== harbor ==
## apb_top
module apb_top(
    input        pclk,
    input        presetn,
    input        start,
    input        write,
    input [31:0] addr,
    input [31:0] wdata,
    input [3:0]  strb,
    input [2:0]  prot,
    output [31:0] rdata,
    output        done,
    output        error
);
    wire        psel;
    wire        penable;
    wire        pwrite;
    wire [31:0] paddr;
    wire [31:0] pwdata;
    wire [3:0]  pstrb;
    wire [2:0]  pprot;
    wire [31:0] prdata_int;
    wire        pready_int;
    wire        pslverr_int;
    wire psel0 = psel && (paddr[31:12] == 20'h00000);   
    wire psel1 = psel && (paddr[31:12] == 20'h0001);   
    wire [31:0] prdata0;
    wire        pready0;
    wire        pslverr0;
    wire [31:0] prdata1;
    wire        pready1;
    wire        pslverr1;
    assign prdata_int = psel0 ? prdata0
                      : psel1 ? prdata1
                      : 32'h0000_0000;
    assign pready_int = psel0 ? pready0
                      : psel1 ? pready1
                      : penable;
    assign pslverr_int= psel0 ? pslverr0
                      : psel1 ? pslverr1
                      : 1'b1;
    apb_master master (
        .pclk    (pclk),
        .presetn (presetn),
        .start   (start),
        .write   (write),
        .addr    (addr),
        .wdata   (wdata),
        .strb    (strb),
        .prot    (prot),
        .psel    (psel),
        .penable (penable),
        .pwrite  (pwrite),
        .paddr   (paddr),
        .pwdata  (pwdata),
        .pstrb   (pstrb),
        .pprot   (pprot),
        .done    (done),
        .error   (error),
        .rdata   (rdata),
        .prdata  (prdata_int),
        .pready  (pready_int),
        .pslverr (pslverr_int)
    );
    apb_slave #(.base_addr(32'h0000_0000)) slave0 (
        .pclk    (pclk),
        .presetn (presetn),
        .psel    (psel0),
        .penable (penable),
  ...
For scale: roughly 430 flip-flops, ~18000 um^2 of cells after synthesis.
clock: 4.0 ns
lec_check: 0
abc_area: 1
cap_margin: 20
core_margin: 2
core_utilization: 40
cts_cluster_diameter: 201
cts_cluster_size: 23
min_routing_layer: met1
setup_slack_margin: 0.4
slew_margin: 20
run.sh (not shown) runs the stock make flow with config.mk's settings and CLKGATE_MAP_FILE=.
harbor: all stages complete, timing, DRC and antenna checks passed
Input-level comparison between zinc and harbor:
--- a/flow/config.mk
+++ b/flow/config.mk
@@ -7,3 +7,2 @@
 export LEC_CHECK = 0
-export ABC_AREA = 1
 export CAP_MARGIN = 20
@@ -13,4 +12,3 @@
 export CTS_CLUSTER_SIZE = 23
-export MIN_ROUTING_LAYER = met1
-export SETUP_SLACK_MARGIN = 0.4
+export MIN_ROUTING_LAYER = met2
 export SLEW_MARGIN = 20
==> comparison <==
For post-route clock skew, zinc and harbor come out practically identical. zinc ends up with a global-route usage that is 5.3 points higher than in harbor. Diff harbor and zinc: area overhead of the layout relative to synthesis higher in zinc. Looking at launching element of the worst setup path, the master.paddr[8] result is from harbor; the master.paddr[9] one comes from zinc. Run comparison: harbor endpoint of the most critical setup path slave1.regfile[3][15]; zinc endpoint of the most critical setup path slave1.regfile[3][4]. Taking zinc over harbor, the routed length per placed instance ratio works out to 1.2. A most used routing layer of met3 is what zinc shows, while met2 belongs to harbor. Diff harbor -> zinc: number of tapcells up about 2.5%; simple-gate share of the synthesized area down 15 points. Part of the power in combinational logic: zinc vs harbor down 1.9 points.
## Diff of input files: juniper against zinc
--- a/flow/config.mk
+++ b/flow/config.mk
@@ -9,6 +9,7 @@
 export CORE_MARGIN = 2
-export CORE_UTILIZATION = 40
-export CTS_CLUSTER_DIAMETER = 201
-export CTS_CLUSTER_SIZE = 23
-export MIN_ROUTING_LAYER = met2
+export CORE_UTILIZATION = 72
+export CTS_CLUSTER_DIAMETER = 242
+export CTS_CLUSTER_SIZE = 30
+export HOLD_SLACK_MARGIN = -0.08
 export SLEW_MARGIN = 20
+export TNS_END_PERCENT = 5
==> flow/constraint.sdc <==
create_clock -name core_clock -period 3.44 [get_ports {pclk}]
set_input_delay 0.6880 -clock core_clock [delete_from_list [all_inputs] [get_ports {pclk}]]
set_output_delay 0.6880 -clock core_clock [all_outputs]
set_load 0.01 [all_outputs]
Findings:
- juniper completed every stage of the flow, and the final layout passed the timing, design-rule and antenna checks.
- Looking at wire length of the first global-routing pass across both flows, juniper is the stronger of the two, with zinc trailing.
- Compared with zinc, in juniper routed wire length lost 7.2%, logic share of the area picked up an extra 0.70 points, number of buffers added for setup after CTS neither gained nor lost much.
- Compared to zinc, juniper has number of buffers other than clock buffers in the final layout 4.7% higher.
- juniper gives more flop share of the area than zinc did.
The inputs of quartz differ from those of juniper as listed below.
--- a/flow/config.mk
+++ b/flow/config.mk
@@ -7,9 +7,7 @@
 export LEC_CHECK = 0
+export ABC_AREA = 1
 export CAP_MARGIN = 20
 export CORE_MARGIN = 2
-export CORE_UTILIZATION = 72
-export CTS_CLUSTER_DIAMETER = 242
-export CTS_CLUSTER_SIZE = 30
-export HOLD_SLACK_MARGIN = -0.08
+export CORE_UTILIZATION = 68
+export CTS_CLUSTER_DIAMETER = 400
 export SLEW_MARGIN = 20
-export TNS_END_PERCENT = 5
==> flow/constraint.sdc <==
create_clock -name core_clock -period 1.66 [get_ports {pclk}]
set_input_delay 0.3320 -clock core_clock [delete_from_list [all_inputs] [get_ports {pclk}]]
set_output_delay 0.3320 -clock core_clock [all_outputs]
set_load 0.01 [all_outputs]
Results
A worst setup path endpoint of slave1.prdata[24] is what juniper shows, while master.rdata[23] belongs to quartz.
quartz completed end to end; final checks failed (setup timing).
In quartz the setup slack after layout turned out 1.18 ns lower than in juniper.
On last weighted congestion value of the routability-driven placer: quartz sits above juniper.
Where pre-CTS setup slack is concerned, juniper is better than quartz.

---

== build 3 ==
Starting RTL as in the previous note.
clock: 2.33 ns
lec_check: 0
abc_area: 0
cap_margin: 30
core_aspect_ratio: 1.03
core_margin: 2
core_utilization: 72
cts_cluster_diameter: 356
cts_cluster_size: 15
gpl_routability_driven: 1
place_density_lb_addon: 0.05
setup_slack_margin: 0.11
slew_margin: 30
Modified inputs, build 61 compared to build 3
--- a/flow/config.mk
+++ b/flow/config.mk
@@ -9 +9 @@
-export CAP_MARGIN = 30
+export CAP_MARGIN = 0
@@ -17 +17 @@
-export SETUP_SLACK_MARGIN = 0.11
+export SETUP_SLACK_MARGIN = -0.18
==> flow/constraint.sdc <==
create_clock -name core_clock -period 1.71 [get_ports {pclk}]
set_input_delay 0.3420 -clock core_clock [delete_from_list [all_inputs] [get_ports {pclk}]]
set_output_delay 0.3420 -clock core_clock [all_outputs]
set_load 0.01 [all_outputs]
Notes after the runs:
- For build 3, the slowest library cell on the worst path was sky130_fd_sc_hd__dfrtp_1, unlike build 61, where it was sky130_fd_sc_hd__nor4_4.
- Part of the power in the clock network was lower in build 61 than in build 3.
- Across both runs, total negative setup slack was lower for build 61 than for build 3.
- Cell count: build 61 higher than build 3
- The final report for build 61 shows a completed flow and a layout that fails verification, specifically negative setup slack.
- The final period utilization of build 61 is higher than that of build 3.
- Relative to build 3, the minimum setup slack in the final design of build 61 is lower by 0.90 ns.
Changes in build 77 relative to build 61:
--- a/flow/config.mk
+++ b/flow/config.mk
@@ -8,2 +8,2 @@
-export ABC_AREA = 0
-export CAP_MARGIN = 0
+export ABC_AREA = 1
+export CAP_MARGIN = 30
@@ -12 +12 @@
-export CORE_UTILIZATION = 72
+export CORE_UTILIZATION = 16
@@ -16,2 +16 @@
-export PLACE_DENSITY_LB_ADDON = 0.05
-export SETUP_SLACK_MARGIN = -0.18
+export PLACE_DENSITY_LB_ADDON = 0.14
==> flow/constraint.sdc <==
create_clock -name core_clock -period 3.15 [get_ports {pclk}]
set_input_delay 0.6300 -clock core_clock [delete_from_list [all_inputs] [get_ports {pclk}]]
set_output_delay 0.6300 -clock core_clock [all_outputs]
set_load 0.01 [all_outputs]
==> results <==
- Build 77 reached the end of the flow, and the finished layout is clean on the timing, design-rule and antenna checks.
- Compared with build 61, in build 77 clock share of power climbed 2.9 points, via count climbed 1211.
- [build 77 vs build 61] critical path depth: higher in build 77
- Build 61 reports its largest combinational cell category by area as multiplexers while build 77 reports simple AND/OR/NAND/NOR gates.
The inputs of build 23 differ from those of build 77 as listed below.
==> flow/config.mk <==
export PLATFORM = sky130hd
export DESIGN_NAME = apb_top
export DESIGN_NICKNAME = apb_top
export VERILOG_FILES = /design/flow/design.v
export SDC_FILE = /design/flow/constraint.sdc
export NUM_CORES = 4
export LEC_CHECK = 0
export CAP_MARGIN = 20
export CORE_MARGIN = 2
export CORE_UTILIZATION = 20
export SLEW_MARGIN = 20
==> flow/constraint.sdc <==
create_clock -name core_clock -period 5.75 [get_ports {pclk}]
set_input_delay 1.1500 -clock core_clock [delete_from_list [all_inputs] [get_ports {pclk}]]
set_output_delay 1.1500 -clock core_clock [all_outputs]
set_load 0.01 [all_outputs]
Results
- Having completed the whole flow, build 23 delivered a layout that passed the timing, design-rule and antenna checks.
- Logic area, build 23 vs build 77: up by more than 10%
- From build 77 to build 23 the numbers moved as follows: buffer share of cell area lower; met2 wire length decreased by 21% relative to the old numbers; fraction of met3 tracks used by global routing went up by 0.54 points.
- Power density of the placed cells (lower): build 23
- Going from build 77 to build 23, delay of the slowest cell on the worst path went up; worst hold slack went up.
No activity file was given, so power comes from the tool's default toggle rates.
